==> inputs of trial 81 <==
==> flow/design.v <==
module PIEZO_reality_and_damedame(RESETN,CLK_1MHZ,A,T,SONG );
input RESETN,CLK_1MHZ,A,T;
output SONG;
reg SONG;
reg BUFF,BUFF2;
reg [10:0] freq,freq2;
reg [31:0] CNT_SOUND,CNT_SOUND2;
integer CLK_COUNT,CLK_COUNT2;
integer scale,scale2;
always @(*)
begin
if(A&&~T)
	SONG = BUFF;
else if(~A&&T)
	SONG = BUFF2;	
else 
	SONG =0;
end
always @( posedge CLK_1MHZ)
begin
	case(scale)
		-2: freq <= 0;
		-1: freq <= 0;
		0: freq <= 1012;	 
		1:	freq <= 1516;	  
		2:	freq <= 955;		  
		3: freq <= 1012;	  
		4: freq <= 1136;	  
		5: freq <= 1275;	  
		6: freq <= 1012;	  
		7: freq <= 0;	     
		8: freq <= 1607;	  
		9: freq <= 955;		  
		10: freq <= 1012;	  
		11: freq <= 1136;	  
		12: freq <= 1275;	  
		13: freq <= 1012;	  
		14: freq <= 675;	  
		15: freq <= 758;	  
		16: freq <= 1012;	  
		17: freq <= 0;	 	  
		18: freq <= 1516;	  
		19: freq <= 1351;	  
		20: freq <= 1275;	  
		21: freq <= 1012;	  
		22: freq <= 1136;	  
		23: freq <= 1204;	  
		24: freq <= 1136;	  
		25: freq <= 0;	  
		26: freq <= 1516;	  
		27: freq <= 758;	  
		28: freq <= 851;	  
		29: freq <= 902;	  
		30: freq <= 851;	  
		31: freq <= 0;	  
		32: freq <= 1275;	  
		33: freq <= 851;	  
		34: freq <= 955;	  
		35: freq <= 1012;	  
		36: freq <= 955;	  
		37: freq <= 1012;	  
		38: freq <= 1136;	  
		39: freq <= 0;	 	  
		40: freq <= 1012;	  
		41: freq <= 1516;	  
		42: freq <= 955;	  
		43: freq <= 1012;	  
		44: freq <= 1136;	  
		45: freq <= 1275;	  
		46: freq <= 1012;	  
		47: freq <= 0;	     
		48: freq <= 1607;	  
		49: freq <= 955;	 
		50: freq <= 1012;	  
		51: freq <= 1136;	  
		52: freq <= 1275;	  
		53: freq <= 1012;	  
		54: freq <= 675;	  
		55: freq <= 758;	  
		56: freq <= 1012;	  
		57: freq <= 0;	 	  
		58: freq <= 1516;	  
		59: freq <= 1351;	  
		60: freq <= 1275;	  
		61: freq <= 1012;	  
		62: freq <= 1136;	  
		63: freq <= 1204;	  
		64: freq <= 1136;	  
		65: freq <= 0;	  
		66: freq <= 1516;	  
		67: freq <= 758;	  
		68: freq <= 851;	  
		69: freq <= 902;	  
		70: freq <= 851;	  
		71: freq <= 0;	  
		72: freq <= 1275;	  
		73: freq <= 851;	  
		74: freq <= 955;	  
		75: freq <= 1012;	  
		76: freq <= 1136;	  
		77: freq <= 1275;	  
		78: freq <= 1275;	  
		79: freq <= 0;       
		default: freq <= 0;
	endcase
	case(scale2)
		-2: freq2 <= 0;
		-1: freq2 <= 0;	 
		0: freq2 <= 955;	  
		1: freq2 <= 851;	  
		2: freq2 <= 955;	  
		3: freq2 <= 758;	  
		4: freq2 <= 758;	  
		5: freq2 <= 758;	  
		6: freq2 <= 758;	  
		7: freq2 <= 758;	  
		8: freq2 <= 0;	  
		8: freq2 <= 0;	  
		9: freq2 <= 955;	  
		10: freq2 <= 955;	  
		11: freq2 <= 1012;	
		12: freq2 <= 1012;	
		13: freq2 <= 1012;	
		14: freq2 <= 1012;	
		15: freq2 <= 955;	 
		16: freq2 <= 955;	 
		17: freq2 <= 851;	 
		18: freq2 <= 851;	 
		19: freq2 <= 1136;	  
		20: freq2 <= 1275;	  
		21: freq2 <= 1275;	 
		22: freq2 <= 1275;	 
		23: freq2 <= 1275;	 
		24: freq2 <= 1275;	 
		25: freq2 <= 1275;	 
		26: freq2 <= 1275;	 
		27: freq2 <= 0;	  
		28: freq2 <= 0;	  
		29: freq2 <= 0;	  
		30: freq2 <= 0;	  
		31: freq2 <= 1275;	  
		32: freq2 <= 1431;	  
		33: freq2 <= 1516;	  
		34: freq2 <= 1431;	  
		35: freq2 <= 1431;	  
		36: freq2 <= 1431;	  
		37: freq2 <= 1431;	  
		38: freq2 <= 1431;	  
		39: freq2 <= 0;	  
		40: freq2 <= 0;	  
		41: freq2 <= 1136;	  
		42: freq2 <= 1136;	  
		43: freq2 <= 1012;	 
		44: freq2 <= 1012;	 
		45: freq2 <= 1012;	 
		46: freq2<= 1012;	 
		47: freq2<= 758;	  
		48: freq2 <= 758;	  
		49: freq2 <= 1012;	 
		50: freq2 <= 1012;	 
		51: freq2 <= 851;	 
		52:	freq2 <= 955;	 
		53:	freq2 <= 955;	 
		54:	freq2 <= 955;	 
		55:	freq2 <= 955;	 
		56:	freq2 <= 955;	 
		57:	freq2 <= 955;	 
		58:	freq2 <= 955;	 
		59:	freq2 <= 0;	  
		60:	freq2 <= 0;	  
		61:	freq2 <= 0;	  
		62:	freq2 <= 0;	  
		63:	freq2 <= 955;	 
		64:	freq2 <= 851;	 
		65:	freq2 <= 955;	 
		66:	freq2 <= 758;	  
		67:	freq2 <= 758;	  
		68:	freq2 <= 758;	  
		69:	freq2 <= 758;	  
		70:	freq2 <= 758;	  
		71:	freq2 <= 0;	  
		72:	freq2 <= 0;	  
		73:	freq2 <= 1136;	  
		74:	freq2 <= 1012;	 
		75:	freq2 <= 955;	 
		76:	freq2 <= 955;	 
		77:	freq2 <= 955;	 
		78:	freq2 <= 955;	 
		79:	freq2 <= 851;	 
		80:	freq2 <= 851;	 
		81:	freq2 <= 851;	 
		82:	freq2 <= 851;	 
		83:	freq2 <= 1275;	  
		84:	freq2 <= 1275;	  
		85:	freq2 <= 851;	 
		86:	freq2 <= 851;	 
		87:	freq2 <= 955;	 
		88:	freq2 <= 955;	 
		89:	freq2 <= 955;	 
		90:	freq2 <= 955;	 
		91:	freq2 <= 955;	 
		92:	freq2 <= 955;	 
		93:	freq2 <= 0;	  
		94:	freq2 <= 0;	  
		95:	freq2<= 0;	  
		96:	freq2<= 0;	  
		97:	freq2 <= 1516;	  
		98:	freq2 <= 1431;	  
		99:	freq2 <= 1275;	  
	100:	freq2 <= 1431;	  
	101:	freq2 <= 955;	 
	102:	freq2 <= 955;	 
	103:	freq2 <= 955;	 
	104:	freq2 <= 955;	 
	105:	freq2 <= 955;	 
	106:	freq2 <= 955;	 
	107:	freq2 <= 0;	  
	108:	freq2 <= 0;	  
	109:	freq2 <= 0;	  
	110:	freq2 <= 0;	  
	111:	freq2 <= 0;	  
	112:	freq2 <= 0;	  
	113:	freq2 <= 1516;	 
	114:	freq2<= 1431;	 
	115:	freq2 <= 1275;	  
	116:	freq2 <= 1431;	  
	117:	freq2 <= 851;	 
	118:	freq2 <= 851;	 
	119:	freq2 <= 851;	 
	120:	freq2 <= 851;	 
	121:	freq2 <= 851;	 
	122:	freq2 <= 851;	 
	123:	freq2 <= 0;	  
	124:	freq2 <= 0;	  
	125:	freq2 <= 0;	  
	126:	freq2 <= 0;	  
	127:	freq2 <= 851;	 
	128:	freq2 <= 955;	 
	129:	freq2 <= 1012;	 
	130:	freq2<= 955;	 
	default: freq <= 0;
	endcase		
end
always @(negedge RESETN or posedge CLK_1MHZ)
begin
	if(RESETN==1'b0)
		begin
				scale <= -2;
				BUFF <= 0;
				CNT_SOUND <= 0;
				CLK_COUNT <= 0;
		end
	else
		begin
			if(A)
				begin
					if( scale== -2 || scale == -1||
						 scale == 1|| scale == 2|| scale == 4|| scale == 5 || scale == 7 ||
						 scale == 8|| scale == 9|| scale == 11|| scale == 12|| scale == 15||
						 scale == 17|| scale == 18|| scale == 19|| scale == 20|| scale == 21||
						 scale ==23|| scale ==25|| scale == 26|| scale == 27|| scale == 29||
						 scale ==31|| scale ==32|| scale ==33|| scale ==35 || scale ==37 ||
						 scale ==41|| scale ==42|| scale == 44|| scale == 45|| scale == 47||
						 scale == 48|| scale == 49|| scale == 51|| scale == 52|| scale == 55||
						 scale ==57|| scale ==58|| scale == 59|| scale == 60|| scale == 61||
						 scale ==63|| scale ==65|| scale == 66|| scale == 67|| scale == 69||
						 scale ==71|| scale ==72|| scale == 73|| scale == 75 )
						 begin
								if( (CLK_COUNT < 300000) )         
									begin
										if(CNT_SOUND >= freq)   
											begin
												CNT_SOUND <= 0;   
												BUFF <= ~BUFF;					
												CLK_COUNT <= CLK_COUNT+1; 
											end				
										else   
											begin
												CNT_SOUND <=CNT_SOUND +1;  
												CLK_COUNT <= CLK_COUNT+1;
											end
									end						
								else  
									begin
										CLK_COUNT <= 0;	
										CNT_SOUND <= 0;	
										scale <= scale + 1;
									end
						end
					else if(scale == 3|| scale == 6|| scale ==10|| scale ==22 || scale ==24 ||
						 scale ==28|| scale ==30|| scale == 34|| scale == 39|| scale == 43||
						 scale == 46|| scale == 50|| scale == 62|| scale == 64|| scale == 68 ||scale == 70||
						 scale ==74|| scale ==77|| scale == 79)
							begin
								if( (CLK_COUNT < 600000) )         
									begin
										if(CNT_SOUND >= freq)   
											begin
												CNT_SOUND <= 0;   
												BUFF <= ~BUFF;					
												CLK_COUNT <= CLK_COUNT+1; 
											end				
										else   
											begin
												CNT_SOUND <=CNT_SOUND +1;  
												CLK_COUNT <= CLK_COUNT+1;
											end
									end						
								else  
									begin
										CLK_COUNT <= 0;	
										CNT_SOUND <= 0;
										scale <= scale + 1;
									end
							end	
					else if(scale == 0|| scale ==14|| scale ==36|| scale ==40 || scale ==54 ||
						 scale ==76)
						 begin
								if( (CLK_COUNT < 900000) )         
									begin
										if(CNT_SOUND >= freq)   
											begin
												CNT_SOUND <= 0;   
												BUFF <= ~BUFF;					
												CLK_COUNT <= CLK_COUNT+1; 
											end				
										else   
											begin
												CNT_SOUND <=CNT_SOUND +1;  
												CLK_COUNT <= CLK_COUNT+1;
											end
									end						
								else  
									begin
										CLK_COUNT <= 0;	
										CNT_SOUND <= 0;	
										scale <= scale + 1;
									end
							end
					else if(scale == 13|| scale ==16|| scale ==38|| scale ==53 || scale ==56 ||
						 scale ==78)
						 begin
								if( (CLK_COUNT < 1200000) )         
									begin
										if(CNT_SOUND >= freq)   
											begin
												CNT_SOUND <= 0;   
												BUFF <= ~BUFF;					
												CLK_COUNT <= CLK_COUNT+1; 
											end				
										else   
											begin
												CNT_SOUND <=CNT_SOUND +1;  
												CLK_COUNT <= CLK_COUNT+1;
											end
									end						
								else  
									begin
										CLK_COUNT <= 0;	
										CNT_SOUND <= 0;	
										scale <= scale + 1;
									end
						 end
					else       
						begin
							scale <= -2;
							BUFF  <= 0;
							CNT_SOUND <= 0;
							CLK_COUNT <= 0;
						end
				end
				else 
					begin
							scale <= -2;
							BUFF  <= 0;
							CNT_SOUND <= 0;
							CLK_COUNT <= 0;
					end
			end
end
always @(negedge RESETN or posedge CLK_1MHZ)
begin
	if(RESETN==1'b0)
		begin
				scale2<= -2;
				BUFF2 <= 0;
				CNT_SOUND2 <= 0;
				CLK_COUNT2 <= 0;
		end
	else
		begin	
			if(T)
				begin
					if(scale2 < 131) 
						begin
							if( (CLK_COUNT2 < 250000) )        
											begin
												if(CNT_SOUND2 >= freq2)   
													begin
														CNT_SOUND2 <= 0;   
														BUFF2 <= ~BUFF2;					
														CLK_COUNT2 <= CLK_COUNT2+1; 
													end				
												else   
													begin
														CNT_SOUND2 <=CNT_SOUND2 +1;  
														CLK_COUNT2 <= CLK_COUNT2+1;
													end
												end						
							else 
								begin
									CLK_COUNT2 <= 0;	
									CNT_SOUND2 <= 0;	
									scale2 <= scale2 + 1;
								end
						end
					else
						begin
							CLK_COUNT2 <= 0;	
							CNT_SOUND2 <= 0;	
							scale2 <= -2;
						end
				end
				else
					begin
						scale2<= -2;
						BUFF2 <= 0;
						CNT_SOUND2 <= 0;
						CLK_COUNT2 <= 0;
					end
	  end
end
endmodule
==> flow/run.sh <==
#!/bin/bash
# the make line also repeats each setting of config.mk as NAME=value (left out here)
make -C /OpenROAD-flow-scripts/flow DESIGN_CONFIG=/design/flow/config.mk WORK_HOME=/design/flow/orfs CLKGATE_MAP_FILE= finish
==> flow/config.mk <==
export PLATFORM = sky130hd
export DESIGN_NAME = PIEZO_reality_and_damedame
export DESIGN_NICKNAME = PIEZO_reality_and_damedame
export VERILOG_FILES = /design/flow/design.v
export SDC_FILE = /design/flow/constraint.sdc
export NUM_CORES = 4
export LEC_CHECK = 0
export ABC_AREA = 1
export CAP_MARGIN = 30
export CORE_ASPECT_RATIO = 1.24
export CORE_MARGIN = 2
export CORE_UTILIZATION = 44
export CTS_CLUSTER_SIZE = 31
export HOLD_SLACK_MARGIN = -0.03
export SLEW_MARGIN = 15
==> flow/constraint.sdc <==
create_clock -name core_clock -period 8.73 [get_ports {CLK_1MHZ}]
set_input_delay 1.7460 -clock core_clock [delete_from_list [all_inputs] [get_ports {CLK_1MHZ}]]
set_output_delay 1.7460 -clock core_clock [all_outputs]
set_load 0.01 [all_outputs]
==> inputs of build 85, as changes to trial 81 <==
==> flow/config.mk (replaced) <==
export PLATFORM = sky130hd
export DESIGN_NAME = PIEZO_reality_and_damedame
export DESIGN_NICKNAME = PIEZO_reality_and_damedame
export VERILOG_FILES = /design/flow/design.v
export SDC_FILE = /design/flow/constraint.sdc
export NUM_CORES = 4
export LEC_CHECK = 0
export CAP_MARGIN = 20
export CORE_MARGIN = 2
export CORE_UTILIZATION = 18
export SLEW_MARGIN = 20
==> flow/constraint.sdc (replaced) <==
create_clock -name core_clock -period 5.36 [get_ports {CLK_1MHZ}]
set_input_delay 1.0720 -clock core_clock [delete_from_list [all_inputs] [get_ports {CLK_1MHZ}]]
set_output_delay 1.0720 -clock core_clock [all_outputs]
set_load 0.01 [all_outputs]
==> inputs of build 86, as changes to trial 81 <==
==> flow/config.mk (replaced) <==
export PLATFORM = sky130hd
export DESIGN_NAME = PIEZO_reality_and_damedame
export DESIGN_NICKNAME = PIEZO_reality_and_damedame
export VERILOG_FILES = /design/flow/design.v
export SDC_FILE = /design/flow/constraint.sdc
export NUM_CORES = 4
export LEC_CHECK = 0
export CAP_MARGIN = 0
export CORE_MARGIN = 2
export CORE_UTILIZATION = 72
export CTS_CLUSTER_DIAMETER = 40
export CTS_CLUSTER_SIZE = 72
export PLACE_DENSITY = 0.4
export SETUP_SLACK_MARGIN = -0.29
export SLEW_MARGIN = 20
==> flow/constraint.sdc (replaced) <==
create_clock -name core_clock -period 2.98 [get_ports {CLK_1MHZ}]
set_input_delay 0.5960 -clock core_clock [delete_from_list [all_inputs] [get_ports {CLK_1MHZ}]]
set_output_delay 0.5960 -clock core_clock [all_outputs]
set_load 0.01 [all_outputs]
==> comparison table <==
| quantity | build 85 | trial 81 | build 86 |
|---|---|---|---|
| Register share of the cell area | 40.4% | 40.0% | 39.2% |
| Clock Skews | 11.6 ps | 11.9 ps | 30.1 ps |
| Post-synth seq share | 46.8% | 44.4% | 46.8% |
| Sequential power | 1670 µW | 1030 µW | 3010 µW |
| CTS Buf Count | 23 | 25 | 28 |
| Met3 routed wirelength | 1050 µm | 1160 µm | 2430 µm |
| Vias in the first global route | 9,126 | 10,100 | 10,600 |
| Total Die Area | 67,200 µm² | 29,500 µm² | 17,300 µm² |
| Cell with the largest stage delay on the worst path | sky130_fd_sc_hd__dfstp_2 | sky130_fd_sc_hd__clkdlybuf4s50_1 | sky130_fd_sc_hd__dfstp_2 |
| Switching power total | 705 µW | 447 µW | 1540 µW |
| Met1 track demand over resource in global routing | 9.80% | 23.4% | 48.0% |
| Outcome | finished clean | finished clean | complete, but fails checks |
| Violated checks | - | - | negative setup slack |
| Worst Hold Path Cells | 1 | 1 | - |
| Area share of the largest cell type after synthesis | 28.2% | 26.7% | 28.2% |
| Yosys-reported design area after synthesis | 11,700 µm² | 12,400 µm² | 11,700 µm² |
| Heaviest power group | sequential cells | clock | clock |
| Synthesis-to-layout area growth | 15.7% | 10.9% | 19.4% |
| Routed length on met2 | 11,900 µm | 13,700 µm | 16,400 µm |
| Synth Instances | 1,274 | 1,608 | 1,274 |
| Layout clock area frac | 5.70% | 6.15% | 6.66% |
| Comb. cell area | 5930 µm² | 5970 µm² | 6010 µm² |
| Clock network power share | 48.1% | 49.5% | 51.3% |
| Total Negative Setup Slacks | 0 ps | 0 ps | -17,590 ps |
Power figures rest on the tool's default switching activity, not on a simulated workload.
